==> run C: inputs <==
==> flow/design.v (excerpt) <==
module router #(
    parameter AXIS_DATA_WIDTH = 40,
    parameter ID_WIDTH = 4,
    parameter CHANNEL_NUMBER = 5,
    parameter BUFFER_LENGTH = 8,
    parameter MAX_ROUTERS_X = 4,
    parameter MAX_ROUTERS_X_WIDTH
    = $clog2(MAX_ROUTERS_X),
    parameter MAX_ROUTERS_Y = 4,
    parameter MAX_ROUTERS_Y_WIDTH
    = $clog2(MAX_ROUTERS_Y),
    parameter ROUTER_X = 1,
    parameter ROUTER_Y = 2,
    parameter STRB_WIDTH = AXIS_DATA_WIDTH/8
)(
    input  clk_i, rst_n_i,
    input  logic [CHANNEL_NUMBER*AXIS_DATA_WIDTH-1:0] in_tdata_i,
    input  logic [CHANNEL_NUMBER*STRB_WIDTH-1:0]      in_tstrb_i,
    input  logic [CHANNEL_NUMBER*STRB_WIDTH-1:0]      in_tkeep_i,
    input  logic [CHANNEL_NUMBER-1:0]                 in_tlast_i,
    input  logic [CHANNEL_NUMBER*ID_WIDTH-1:0]        in_tid_i,
    input  logic [CHANNEL_NUMBER-1:0]                 in_tvalid_i,
    output logic [CHANNEL_NUMBER-1:0]                 in_tready_o,
    output logic [CHANNEL_NUMBER*AXIS_DATA_WIDTH-1:0] out_tdata_o,
    output logic [CHANNEL_NUMBER*STRB_WIDTH-1:0]      out_tstrb_o,
    output logic [CHANNEL_NUMBER*STRB_WIDTH-1:0]      out_tkeep_o,
    output logic [CHANNEL_NUMBER-1:0]                 out_tlast_o,
    output logic [CHANNEL_NUMBER*ID_WIDTH-1:0]        out_tid_o,
    output logic [CHANNEL_NUMBER-1:0]                 out_tvalid_o,
    input  logic [CHANNEL_NUMBER-1:0]                 out_tready_i
);
    localparam FLIT_WIDTH = AXIS_DATA_WIDTH + 2*STRB_WIDTH + 1 + ID_WIDTH;
    logic [CHANNEL_NUMBER*FLIT_WIDTH-1:0] in_flit;
    logic [CHANNEL_NUMBER*FLIT_WIDTH-1:0] queue_o_data;
    logic [CHANNEL_NUMBER-1:0]            queue_o_valid;
    logic [CHANNEL_NUMBER-1:0]            queue_o_ready;
    logic [FLIT_WIDTH-1:0] arbiter_o_data;
    logic                  arbiter_o_valid;
    logic                  arbiter_o_ready;
    logic [CHANNEL_NUMBER*FLIT_WIDTH-1:0] out_flit;
    logic [MAX_ROUTERS_X_WIDTH-1:0] target_x;
    logic [MAX_ROUTERS_Y_WIDTH-1:0] target_y;
    generate
        genvar i;
        for (i = 0; i < CHANNEL_NUMBER; i++) begin : gen_fifos
            assign in_flit[i*FLIT_WIDTH +: FLIT_WIDTH] = {
                in_tdata_i[i*AXIS_DATA_WIDTH +: AXIS_DATA_WIDTH],
                in_tstrb_i[i*STRB_WIDTH +: STRB_WIDTH],
                in_tkeep_i[i*STRB_WIDTH +: STRB_WIDTH],
                in_tlast_i[i],
                in_tid_i[i*ID_WIDTH +: ID_WIDTH]
  ...
clock: 5.34 ns
lec_check: 0
cap_margin: 15
core_margin: 2
core_utilization: 72
cts_cluster_size: 41
place_density_lb_addon: 0.0
setup_slack_margin: -0.34
slew_margin: 20
run.sh (not shown) runs the stock make flow with config.mk's settings and CLKGATE_MAP_FILE=.
==> run K: changes against run C <==
Settings changed: CAP_MARGIN 15 to 20, CORE_UTILIZATION 72 to 66, CTS_CLUSTER_SIZE 41 to not set, PLACE_DENSITY set to 0.6, PLACE_DENSITY_LB_ADDON 0.0 to not set, SETUP_SLACK_MARGIN -0.34 to not set.
==> flow/constraint.sdc (replaced) <==
create_clock -name core_clock -period 5.83 [get_ports {clk_i}]
set_input_delay 1.1660 -clock core_clock [delete_from_list [all_inputs] [get_ports {clk_i}]]
set_output_delay 1.1660 -clock core_clock [all_outputs]
set_load 0.01 [all_outputs]
==> summary of the runs <==
Run K completed, yet does not pass: setup timing. Run C aborted during global routing, error ODB-0269.
Synthesized area is the same in run C and run K.
Against run C, the die size of run K is larger by 9.0%.
Synthesized cell count is the same in run K and run C.
==> figures <==
	run K	run C
Status	failed layout checks	stopped before the end
Failing step	-	global routing
Reasons for failing layout checks	setup timing	-
Area enclosed by the die boundary	143,000 µm²	131,000 µm²
Die height	378 µm	362 µm
FP Core Util	0.664	0.725
Placeable core area	139,000 µm²	128,000 µm²
Total placed cells including tap cells	7,101	6,992
FP Rows	137	131
Horiz. Die Dim	378 µm	362 µm
CTS buffer count	218	213
Total half-perimeter wirelength after legalization and detailed placement	151 mm	159 mm
Resized Gates After CTS	872	1,250
RePlAce Congestion	0.947	0.953
Setup repair bufs after CTS	68	125
Post-Place Cell Area	103,000 µm²	104,000 µm²
Pre-CTS WS	-0.147 ns	-0.358 ns

========
==> run a: inputs <==
Starting RTL as in the previous note.
## router
module router #(
    parameter AXIS_DATA_WIDTH = 40,
    parameter ID_WIDTH = 4,
    parameter CHANNEL_NUMBER = 5,
    parameter BUFFER_LENGTH = 8,
    parameter MAX_ROUTERS_X = 4,
    parameter MAX_ROUTERS_X_WIDTH
    = $clog2(MAX_ROUTERS_X),
    parameter MAX_ROUTERS_Y = 4,
    parameter MAX_ROUTERS_Y_WIDTH
    = $clog2(MAX_ROUTERS_Y),
    parameter ROUTER_X = 1,
    parameter ROUTER_Y = 2,
    parameter STRB_WIDTH = AXIS_DATA_WIDTH/8
)(
    input  clk_i, rst_n_i,
    input  logic [CHANNEL_NUMBER*AXIS_DATA_WIDTH-1:0] in_tdata_i,
    input  logic [CHANNEL_NUMBER*STRB_WIDTH-1:0]      in_tstrb_i,
    input  logic [CHANNEL_NUMBER*STRB_WIDTH-1:0]      in_tkeep_i,
    input  logic [CHANNEL_NUMBER-1:0]                 in_tlast_i,
    input  logic [CHANNEL_NUMBER*ID_WIDTH-1:0]        in_tid_i,
    input  logic [CHANNEL_NUMBER-1:0]                 in_tvalid_i,
    output logic [CHANNEL_NUMBER-1:0]                 in_tready_o,
    output logic [CHANNEL_NUMBER*AXIS_DATA_WIDTH-1:0] out_tdata_o,
    output logic [CHANNEL_NUMBER*STRB_WIDTH-1:0]      out_tstrb_o,
    output logic [CHANNEL_NUMBER*STRB_WIDTH-1:0]      out_tkeep_o,
    output logic [CHANNEL_NUMBER-1:0]                 out_tlast_o,
    output logic [CHANNEL_NUMBER*ID_WIDTH-1:0]        out_tid_o,
    output logic [CHANNEL_NUMBER-1:0]                 out_tvalid_o,
    input  logic [CHANNEL_NUMBER-1:0]                 out_tready_i
);
Settings: LEC_CHECK=0, ABC_AREA=1, CAP_MARGIN=20, CORE_ASPECT_RATIO=1.26, CORE_MARGIN=2, CORE_UTILIZATION=72, CTS_CLUSTER_DIAMETER=394, CTS_CLUSTER_SIZE=18, MAX_ROUTING_LAYER=met4, PLACE_DENSITY=0.6, SETUP_SLACK_MARGIN=1.13, SLEW_MARGIN=20, TNS_END_PERCENT=5; clock period 4.11 ns.
==> inputs of run b, as changes to run a <==
==> flow/config.mk (replaced) <==
export PLATFORM = sky130hd
export DESIGN_NAME = router
export DESIGN_NICKNAME = router
export VERILOG_FILES = /design/flow/design.v
export SDC_FILE = /design/flow/constraint.sdc
export NUM_CORES = 4
export LEC_CHECK = 0
export CAP_MARGIN = 5
export CORE_ASPECT_RATIO = 0.53
export CORE_MARGIN = 2
export CORE_UTILIZATION = 72
export CTS_CLUSTER_SIZE = 41
export PLACE_DENSITY_LB_ADDON = 0.0
export SETUP_SLACK_MARGIN = 1.21
export SLEW_MARGIN = 20
==> comparison table <==
quantity	run a	run b
Die H	411 um	265 um
Xor-xnor portion of the synthesized cell area	0.213%	0.275%
Adder share	0.800%	0.820%
Overall die width	327 um	496 um
Combined area of all synthesized cells	94,800 sq um	92,500 sq um
Top cell type's share of synthesized area	69.7%	71.4%
Run status	complete, but fails checks	aborted with a tool error
Last stage reached	-	detailed placement
Violated checks	setup timing	-
Chip area in the Yosys report	94,800 sq um	92,500 sq um
Post-synthesis area per instance	12.5 sq um	20.2 sq um
Core region area	131,000 sq um	127,000 sq um
Count of buffers inserted at the top-level ports	571	571
FP Rows	149	95
Share of the yosys chip area belonging to registers	72.8%	74.6%
Simple-Gate Fraction of Synth Area	10.9%	3.39%
Mapped Nets	7,907	4,925
Multiplexer share	0.0106%	17.7%
Complex Gates by Area	12.3%	1.89%
Most frequent cell after synthesis	sky130_fd_sc_hd__edfxtp_1	sky130_fd_sc_hd__edfxtp_1
Instance tally after logic synthesis	7,563	4,581
Die area	135,000 sq um	131,000 sq um
Routability cong.	1.01	0.982
IO Pins	572	572
Distinct lib cells	53	77
FP Core Util	72.5%	72.8%
Cell count in the Yosys report	7,563	4,581
